## alu_top
module alu_top (
    input             clk,
    input      [31:0] A,
    input      [31:0] B,
    input      [3:0]  ALU_Sel,
    output reg [31:0] ALU_Out,
    output reg        Carryout,
    output reg        Overflow
);
Size: ~4300 cells after synthesis, ~100 flip-flops, about 100 I/O pins, about 0.038 mm² of cells after synthesis.
clock: 6.73 ns
lec_check: 0
cap_margin: 35
core_margin: 2
core_utilization: 72
cts_cluster_size: 53
hold_slack_margin: 0.24
place_density: 0.64
slew_margin: 20
run.sh (not shown) runs the stock make flow with config.mk's settings and CLKGATE_MAP_FILE=.
The first run completed, yet does not pass: setup timing.
==> next run, changes <==
Settings changed: CAP_MARGIN 35 to 20, CORE_UTILIZATION 72 to 40, CTS_CLUSTER_SIZE 53 to unset, HOLD_SLACK_MARGIN 0.24 to unset, PLACE_DENSITY 0.64 to unset.
Clock period 6.73 ns to 9.0 ns, I/O delays scaled along.
The new run finished with timing, DRC and antenna clean.
Final area goes down by roughly a tenth.
First-iteration DRC count goes down by well over a third.
Routed wire length goes down by about a fifth.
Via count goes down by roughly a tenth.
Count of clock-buffer cells in the layout goes down by 1.
==> next run, changes <==
Clock period 9.0 ns to 8.62 ns, I/O delays scaled along.
What happened: The changed run completed without violations. Global-route usage barely changes. Final cell count came out higher slightly. Register-to-register slack loses 0.12 ns. Via count increases slightly. Worst setup slack degrades by 0.12 ns. Maximum frequency climbs by a few percent. Cell area rose slightly. Core utilization climbs by 0.27 points.
==> next run, changes <==
Settings changed: CORE_UTILIZATION 40 to 72, PLACE_DENSITY set to 0.64.
Clock period 8.62 ns to 6.73 ns, I/O delays scaled along.
This time the run completed and failed the layout checks on setup timing.
Maximum frequency is higher by 8.2%.
Clock skew barely changes.
Die size is lower by 44%.
Wire length is higher by 16%.
Area after synthesis stays the same.
Global-route usage is higher by 23 points.

---

== v25 ==
alu_top again, from the RTL that the note above started with.
==> flow/design.v (excerpt) <==
module alu_top (
    input             clk,
    input      [31:0] A,
    input      [31:0] B,
    input      [3:0]  ALU_Sel,
    output reg [31:0] ALU_Out,
    output reg        Carryout,
    output reg        Overflow
);
reg [31:0] a_q, b_q;
reg [3:0]  sel_q;
wire [31:0] out_d;
wire        carry_d, ovf_d;
ALU u_alu (
    .A(a_q), .B(b_q), .ALU_Sel(sel_q),
    .ALU_Out(out_d), .Carryout(carry_d), .Overflow(ovf_d)
);
always @(posedge clk) begin
    a_q      <= A;
    b_q      <= B;
    sel_q    <= ALU_Sel;
    ALU_Out  <= out_d;
    Carryout <= carry_d;
    Overflow <= ovf_d;
end
endmodule
clock: 8.2 ns
lec_check: 0
abc_area: 1
cap_margin: 20
core_aspect_ratio: 0.92
core_margin: 2
core_utilization: 63
cts_cluster_diameter: 397
cts_cluster_size: 98
setup_slack_margin: 1.23
slew_margin: 20
## Diff of input files: v22 against v25
-- flow/config.mk --
<<< v25, line 8
export ABC_AREA = 1
>>> v22, line 8
<<< v25, line 10
export CORE_ASPECT_RATIO = 0.92
>>> v22, line 9
<<< v25, line 12
export CORE_UTILIZATION = 63
export CTS_CLUSTER_DIAMETER = 397
export CTS_CLUSTER_SIZE = 98
export SETUP_SLACK_MARGIN = 1.23
>>> v22, line 10
export CORE_UTILIZATION = 72
export PLACE_DENSITY = 0.65
==> flow/constraint.sdc <==
create_clock -name core_clock -period 6.23 [get_ports {clk}]
set_input_delay 1.2460 -clock core_clock [delete_from_list [all_inputs] [get_ports {clk}]]
set_output_delay 1.2460 -clock core_clock [all_outputs]
set_load 0.01 [all_outputs]
Notes after the runs:
Of v25 and v22, only v25 finishes the flow clean.
The final worst hold slack number comes out higher for v22 vs v25.
Die area was higher in v25 than in v22.
v22 -> v25: synthesis-stage register bit count flat
Going from v25 to v22, total instance count after detailed placement went down, compound-gate portion of the synthesized area went up, clock insertion delay at the later pin of the skew report did not really move, setup slack went down.
The run with more routed wire is v25, not v22.
v22 vs v25: number of non-filler instances in the completed layout down by more than 10%
--- input diff v22..v56 ---
-- flow/config.mk --
<<< v22, line 10
export CORE_UTILIZATION = 72
export PLACE_DENSITY = 0.65
>>> v56, line 10
export CORE_UTILIZATION = 58
export SETUP_SLACK_MARGIN = 1.87
==> flow/constraint.sdc <==
create_clock -name core_clock -period 6.39 [get_ports {clk}]
set_input_delay 1.2780 -clock core_clock [delete_from_list [all_inputs] [get_ports {clk}]]
set_output_delay 1.2780 -clock core_clock [all_outputs]
set_load 0.01 [all_outputs]
Notes after the runs:
v56 ended up with a_q[16] as its worst setup path startpoint; v22 ended up with a_q[17].
[flow] v56 | stages: complete | final checks: fail | reason: negative setup slack
Number of gates resized after cts shrinks by a few percent when moving from v22 to v56.
Comparing v22 and v56, the lower relative slew slack is on v56.
Via count ends up lower on v56.
For v32, these inputs were changed with respect to v56:
-- flow/config.mk --
<<< v56, line 10
export CORE_UTILIZATION = 58
export SETUP_SLACK_MARGIN = 1.87
>>> v32, line 10
export CORE_UTILIZATION = 66
export HOLD_SLACK_MARGIN = -0.09
export SETUP_SLACK_MARGIN = -0.63
==> flow/constraint.sdc <==
create_clock -name core_clock -period 8.48 [get_ports {clk}]
set_input_delay 1.6960 -clock core_clock [delete_from_list [all_inputs] [get_ports {clk}]]
set_output_delay 1.6960 -clock core_clock [all_outputs]
set_load 0.01 [all_outputs]
[summary]
v32: flow completed, timing, DRC and antenna clean. Compared with v56, v32 shows a area added between synthesis and finish that is 16 points lower. Going from v56 to v32, worst hold margin lower, post-layout period usage of the worst path lost 18 points, number of placement rows down 6.4%. On met2 routing resource usage after global routing: v32 sits above v56. Lower post-CTS setup repair buffer count among v56 and v32: v32.
Modified inputs, v52 compared to v32
-- flow/config.mk --
<<< v32, line 8
export CAP_MARGIN = 20
>>> v52, line 8
export CAP_MARGIN = 5
<<< v32, line 11
>>> v52, line 11
export CTS_CLUSTER_DIAMETER = 37
<<< v32, line 12
export SETUP_SLACK_MARGIN = -0.63
>>> v52, line 13
export SETUP_SLACK_MARGIN = 1.17
==> results <==
- v52 vs v32 — final-stage net count climbed slightly
- Compared with v32, non-clock buffer count in v52 increased by more than a quarter.
- Measured against each other, v52 and v32 differ in register-to-register setup slack, the higher figure coming from v52.
- Changes observed in v52 relative to v32: worst reg2reg path depth picked up an extra 1, pin slew with the least headroom to its limit lost 0.18 ns.
- Re total standard cell area after synthesis: no difference whatsoever between v32 and v52.
- Against v32, v52 reports a post-route fraction of the period consumed by the critical path that is lower.
- Of the two candidates, v32 has the worse setup slack and v52 the better one.
- Compared with v32, global placer's final weighted congestion in v52 increased by a few percent.
- | overall routed net length | v52 vs v32 | worse |
For v3, these inputs were changed with respect to v52:
-- flow/config.mk --
<<< v52, line 8
export CAP_MARGIN = 5
>>> v3, line 8
export CAP_MARGIN = 20
<<< v52, line 10
export CORE_UTILIZATION = 66
export CTS_CLUSTER_DIAMETER = 37
export HOLD_SLACK_MARGIN = -0.09
export SETUP_SLACK_MARGIN = 1.17
>>> v3, line 10
export CORE_UTILIZATION = 40
export CTS_CLUSTER_SIZE = 24
<<< v52, line 15
>>> v3, line 13
export TNS_END_PERCENT = 10
==> flow/constraint.sdc <==
create_clock -name core_clock -period 9.0 [get_ports {clk}]
set_input_delay 1.8000 -clock core_clock [delete_from_list [all_inputs] [get_ports {clk}]]
set_output_delay 1.8000 -clock core_clock [all_outputs]
set_load 0.01 [all_outputs]
## What came out
On v3: full die area is about 60% higher than what v52 gave.
Looking at number of antenna violations at the first check in global routing, v3 sits above v52.
The core utilization before placement number comes out higher for v52 vs v3.
The critical path depth of v3 falls short of that of v52 by 20%.
Relative to v52, the cell area after layout of v3 is lower by 4.6%.

---

alu_top again, from the RTL that the note above started with.
export LEC_CHECK = 0
export CAP_MARGIN = 5
export CORE_MARGIN = 2
export CORE_UTILIZATION = 66
export CTS_CLUSTER_DIAMETER = 43
export HOLD_SLACK_MARGIN = -0.09
export SETUP_SLACK_MARGIN = 0.25
export SLEW_MARGIN = 20
create_clock -name core_clock -period 8.48 [get_ports {clk}]
==> next run, changes <==
Settings changed: CAP_MARGIN 5 to 20, CORE_UTILIZATION 66 to 68, CTS_CLUSTER_DIAMETER 43 to default, CTS_CLUSTER_SIZE from default to 100, HOLD_SLACK_MARGIN -0.09 to default, SETUP_SLACK_MARGIN 0.25 to default.
Clock period 8.48 ns to 6.12 ns, I/O delays scaled along.
Outcome: This time the run produced a layout that fails on negative setup slack. Maximum frequency grows by 7.3%. Die size goes down by 2.9%. Setup slack got worse by 1.8 ns. Global-route usage increases by 6.3 points. Critical path depth went up by 1. Area after synthesis does not change. Non-clock buffer count went up by 435. Synthesized cell count stays the same. Routed wire length went up by 16%.
==> next run, changes <==
Settings changed: CORE_UTILIZATION 68 to 40, CTS_CLUSTER_SIZE 100 to default, GPL_ROUTABILITY_DRIVEN from default to 0, MAX_ROUTING_LAYER from default to met4.
Clock period 6.12 ns to 9.0 ns, I/O delays scaled along.
After rerunning: The changed run went through all stages and came out clean; maximum frequency falls by 13%; utilization fell by 41 points; non-clock buffer count is lower by 472; routed wire length decreases by 13%; hold slack got worse by 0.070 ns.
==> next run, changes <==
Settings changed: CORE_ASPECT_RATIO from default to 1.06, CORE_MARGIN 2 to 8, CORE_UTILIZATION 40 to 69, CTS_CLUSTER_DIAMETER from default to 284, CTS_CLUSTER_SIZE from default to 18, GPL_ROUTABILITY_DRIVEN 0 to default, HOLD_SLACK_MARGIN from default to 0.26, MAX_ROUTING_LAYER met4 to default, PLACE_DENSITY from default to 0.35, TNS_END_PERCENT from default to 40.
=> The changed run passed the timing, design-rule and antenna checks. Fmax came out higher by 1.3%. Clock-buffer cell count is unchanged. Area after synthesis stays the same. Design area came out lower by about 1.8%. Synthesized cell count stays the same.
==> next run, changes <==
Settings changed: ABC_AREA from default to 1, CAP_MARGIN 20 to 25, CELL_PAD_IN_SITES_DETAIL_PLACEMENT from default to 2, CORE_ASPECT_RATIO 1.06 to default, CORE_MARGIN 8 to 2, CORE_UTILIZATION 69 to 40, CTS_CLUSTER_DIAMETER 284 to default, CTS_CLUSTER_SIZE 18 to 27, GPL_ROUTABILITY_DRIVEN from default to 0, HOLD_SLACK_MARGIN 0.26 to default, MAX_ROUTING_LAYER from default to met4, PLACE_DENSITY 0.35 to 0.74, SETUP_SLACK_MARGIN from default to 0.33, TNS_END_PERCENT 40 to default.
With this change the flow failed in detailed placement (DPL-0033).
Die area increases by about 70%.
Synthesized area increases by about 8%.
Synthesized cell count increases by 35%.
==> next run, changes <==
Settings changed: ABC_AREA 1 to default, CAP_MARGIN 25 to 20, CELL_PAD_IN_SITES_DETAIL_PLACEMENT 2 to default, CTS_CLUSTER_SIZE 27 to default, GPL_ROUTABILITY_DRIVEN 0 to default, MAX_ROUTING_LAYER met4 to default, PLACE_DENSITY 0.74 to default, SETUP_SLACK_MARGIN 0.33 to 1.26.
Clock period 9.0 ns to 8.62 ns, I/O delays scaled along.
Effect: Now the flow finished with timing, DRC and antenna clean; die size shrinks by 7.3%; area after synthesis shrinks by 7.4%; synthesized cell count shrinks by 26%.

---

alu_top again, from the RTL that the note above started with.
==> flow/config.mk <==
export PLATFORM = sky130hd
export DESIGN_NAME = alu_top
export DESIGN_NICKNAME = alu_top
export VERILOG_FILES = /design/flow/design.v
export SDC_FILE = /design/flow/constraint.sdc
export NUM_CORES = 4
export LEC_CHECK = 0
export CAP_MARGIN = 15
export CORE_ASPECT_RATIO = 1.03
export CORE_MARGIN = 2
export CORE_UTILIZATION = 72
export GPL_ROUTABILITY_DRIVEN = 1
export HOLD_SLACK_MARGIN = -0.04
export MIN_ROUTING_LAYER = met1
export PLACE_DENSITY = 0.64
export SLEW_MARGIN = 20
export TNS_END_PERCENT = 75
==> flow/constraint.sdc <==
create_clock -name core_clock -period 6.67 [get_ports {clk}]
set_input_delay 1.3340 -clock core_clock [delete_from_list [all_inputs] [get_ports {clk}]]
set_output_delay 1.3340 -clock core_clock [all_outputs]
set_load 0.01 [all_outputs]
The starting point finished but failed the layout checks on setup timing.
Edit:
- CTS_CLUSTER_SIZE: not set -> 51
- SETUP_SLACK_MARGIN: not set -> 1.75
The new run finished with setup timing left.
Clock skew is higher by 5.5 ps.
Critical path depth is lower by 3.
Sequential share of layout area hardly moves.
Flip-flop count does not change.
Edit:
- CTS_CLUSTER_SIZE: 51 -> 39
- HOLD_SLACK_MARGIN: -0.04 -> 0.28
- SETUP_SLACK_MARGIN: 1.75 -> not set
- TNS_END_PERCENT: 75 -> 15
- clock period: 6.67 -> 6.79 ns (I/O delays scaled with it)
The new run produced a layout that fails on setup timing.
Wire length went down by roughly a tenth.
Setup slack improves by 460 ps.
Synthesized cell count is unchanged.
Clock-buffer cell count falls by 1.
Sequential cell count does not change.
Non-clock buffer count falls by 21.
Cell area came out lower slightly.
Synthesized area stays the same.
Edit:
- CAP_MARGIN: 15 -> 20
- CORE_ASPECT_RATIO: 1.03 -> not set
- CTS_CLUSTER_SIZE: 39 -> 53
- GPL_ROUTABILITY_DRIVEN: 1 -> not set
- HOLD_SLACK_MARGIN: 0.28 -> -0.1
- MIN_ROUTING_LAYER: met1 -> not set
- TNS_END_PERCENT: 15 -> not set
- clock period: 6.79 -> 6.23 ns (I/O delays scaled with it)
Outcome: The new run finished but fails on setup timing; hold slack is better by 20 ps; fmax came out lower by 3.2%; via count is higher by 1.8%; setup slack gets worse by 810 ps.
Edit:
- CTS_CLUSTER_SIZE: 53 -> 50
- HOLD_SLACK_MARGIN: -0.1 -> -0.07
- clock period: 6.23 -> 6.73 ns (I/O delays scaled with it)
What happened: The new run produced a layout that fails on setup timing; via count came out lower by 0.79%; sequential share of layout area hardly moves; final cell count drops by 0.52%; clock-buffer cell count rises by 1; fmax rose by 1.3%; worst setup slack gets better by 600 ps; core utilization fell by 0.23 points; global-route usage fell by 0.41 points.

---

Starting RTL as in the previous note.
Design alu_top, start of the top module:
module alu_top (
    input             clk,
    input      [31:0] A,
    input      [31:0] B,
    input      [3:0]  ALU_Sel,
    output reg [31:0] ALU_Out,
    output reg        Carryout,
    output reg        Overflow
);
export LEC_CHECK = 0
export ABC_AREA = 1
export CAP_MARGIN = 30
export CELL_PAD_IN_SITES_GLOBAL_PLACEMENT = 3
export CORE_ASPECT_RATIO = 1.3
export CORE_MARGIN = 2
export CORE_UTILIZATION = 40
export CTS_CLUSTER_SIZE = 24
export HOLD_SLACK_MARGIN = 0.02
export MAX_ROUTING_LAYER = met5
export SETUP_SLACK_MARGIN = 1.26
export SLEW_MARGIN = 0
export TNS_END_PERCENT = 100
create_clock -name core_clock -period 8.07 [get_ports {clk}]
The first run finished clean.
Edit:
==> flow/config.mk (replaced) <==
export PLATFORM = sky130hd
export DESIGN_NAME = alu_top
export DESIGN_NICKNAME = alu_top
export VERILOG_FILES = /design/flow/design.v
export SDC_FILE = /design/flow/constraint.sdc
export NUM_CORES = 4
export LEC_CHECK = 0
export CAP_MARGIN = 20
export CORE_MARGIN = 2
export CORE_UTILIZATION = 33
export SLEW_MARGIN = 20
==> flow/constraint.sdc (replaced) <==
create_clock -name core_clock -period 8.62 [get_ports {clk}]
set_input_delay 1.7240 -clock core_clock [delete_from_list [all_inputs] [get_ports {clk}]]
set_output_delay 1.7240 -clock core_clock [all_outputs]
set_load 0.01 [all_outputs]
After rerunning: Global-route usage went down by 11 points; design area went down by about 15%; synthesized cell count went down by about 26%; die area went up by 12%; clock-buffer cell count is unchanged; synthesized area went down by 7.4%; setup slack degrades by 1.0 ns; cell count went down by about 20%.
Edit:
--- a/flow/config.mk
+++ b/flow/config.mk
@@ -7,5 +7,8 @@
 export LEC_CHECK = 0
+export ABC_AREA = 1
 export CAP_MARGIN = 20
+export CORE_ASPECT_RATIO = 0.92
 export CORE_MARGIN = 2
-export CORE_UTILIZATION = 33
+export CORE_UTILIZATION = 52
+export SETUP_SLACK_MARGIN = 1.23
 export SLEW_MARGIN = 20
==> flow/constraint.sdc (replaced) <==
create_clock -name core_clock -period 8.2 [get_ports {clk}]
set_input_delay 1.6400 -clock core_clock [delete_from_list [all_inputs] [get_ports {clk}]]
set_output_delay 1.6400 -clock core_clock [all_outputs]
set_load 0.01 [all_outputs]
Result:
- synthesized area grows by 8.0%
- register-to-register slack gets better by 1.1 ns
- final area grows by 11%
- worst hold slack gets better by 0.0048 ns
- wire length grows by about 30%
- first-iteration DRC count grows by about 80%
- via count grows by about 24%
- fmax grows by about 23%
- sequential share of layout area shrinks by 0.10 points
Edit:
--- a/flow/config.mk
+++ b/flow/config.mk
@@ -7,8 +7,8 @@
 export LEC_CHECK = 0
-export ABC_AREA = 1
 export CAP_MARGIN = 20
-export CORE_ASPECT_RATIO = 0.92
 export CORE_MARGIN = 2
-export CORE_UTILIZATION = 52
-export SETUP_SLACK_MARGIN = 1.23
+export CORE_UTILIZATION = 72
+export CTS_CLUSTER_SIZE = 50
+export HOLD_SLACK_MARGIN = -0.1
+export PLACE_DENSITY = 0.64
 export SLEW_MARGIN = 20
==> flow/constraint.sdc (replaced) <==
create_clock -name core_clock -period 6.73 [get_ports {clk}]
set_input_delay 1.3460 -clock core_clock [delete_from_list [all_inputs] [get_ports {clk}]]
set_output_delay 1.3460 -clock core_clock [all_outputs]
set_load 0.01 [all_outputs]
- The new run completed, yet does not pass: negative setup slack
- global-route usage increases by 11 points
- die size decreases by 33%
- core utilization increases by 29 points
- hold slack improves by 0.050 ns
- via count decreases by 7.6%
- flip-flop count stays the same
- cell count decreases by 22%
- maximum frequency decreases by 9.5%
Edit:
--- a/flow/config.mk
+++ b/flow/config.mk
@@ -7,3 +7,3 @@
 export LEC_CHECK = 0
-export CAP_MARGIN = 20
+export CAP_MARGIN = 10
 export CORE_MARGIN = 2
@@ -11,4 +11,5 @@
 export CTS_CLUSTER_SIZE = 50
-export HOLD_SLACK_MARGIN = -0.1
+export HOLD_SLACK_MARGIN = -0.08
 export PLACE_DENSITY = 0.64
+export SETUP_SLACK_MARGIN = 1.96
 export SLEW_MARGIN = 20
==> flow/constraint.sdc (replaced) <==
create_clock -name core_clock -period 6.84 [get_ports {clk}]
set_input_delay 1.3680 -clock core_clock [delete_from_list [all_inputs] [get_ports {clk}]]
set_output_delay 1.3680 -clock core_clock [all_outputs]
set_load 0.01 [all_outputs]
What happened:
- The new run completed, yet does not pass: negative setup slack
- synthesized cell count stays the same
- sequential share of layout area stays flat
- setup slack gets better by 0.18 ns
Edit:
--- a/flow/config.mk
+++ b/flow/config.mk
@@ -7,3 +7,3 @@
 export LEC_CHECK = 0
-export CAP_MARGIN = 10
+export CAP_MARGIN = 20
 export CORE_MARGIN = 2
@@ -11,5 +11,4 @@
 export CTS_CLUSTER_SIZE = 50
-export HOLD_SLACK_MARGIN = -0.08
 export PLACE_DENSITY = 0.64
-export SETUP_SLACK_MARGIN = 1.96
+export SETUP_SLACK_MARGIN = 1.99
 export SLEW_MARGIN = 20
==> flow/constraint.sdc (replaced) <==
create_clock -name core_clock -period 6.73 [get_ports {clk}]
set_input_delay 1.3460 -clock core_clock [delete_from_list [all_inputs] [get_ports {clk}]]
set_output_delay 1.3460 -clock core_clock [all_outputs]
set_load 0.01 [all_outputs]
The new run finished but fails on negative setup slack.
Cell area went up by 1.6%.
Flip-flop count stays the same.
Utilization climbs by 1.4 points.
Area after synthesis is unchanged.
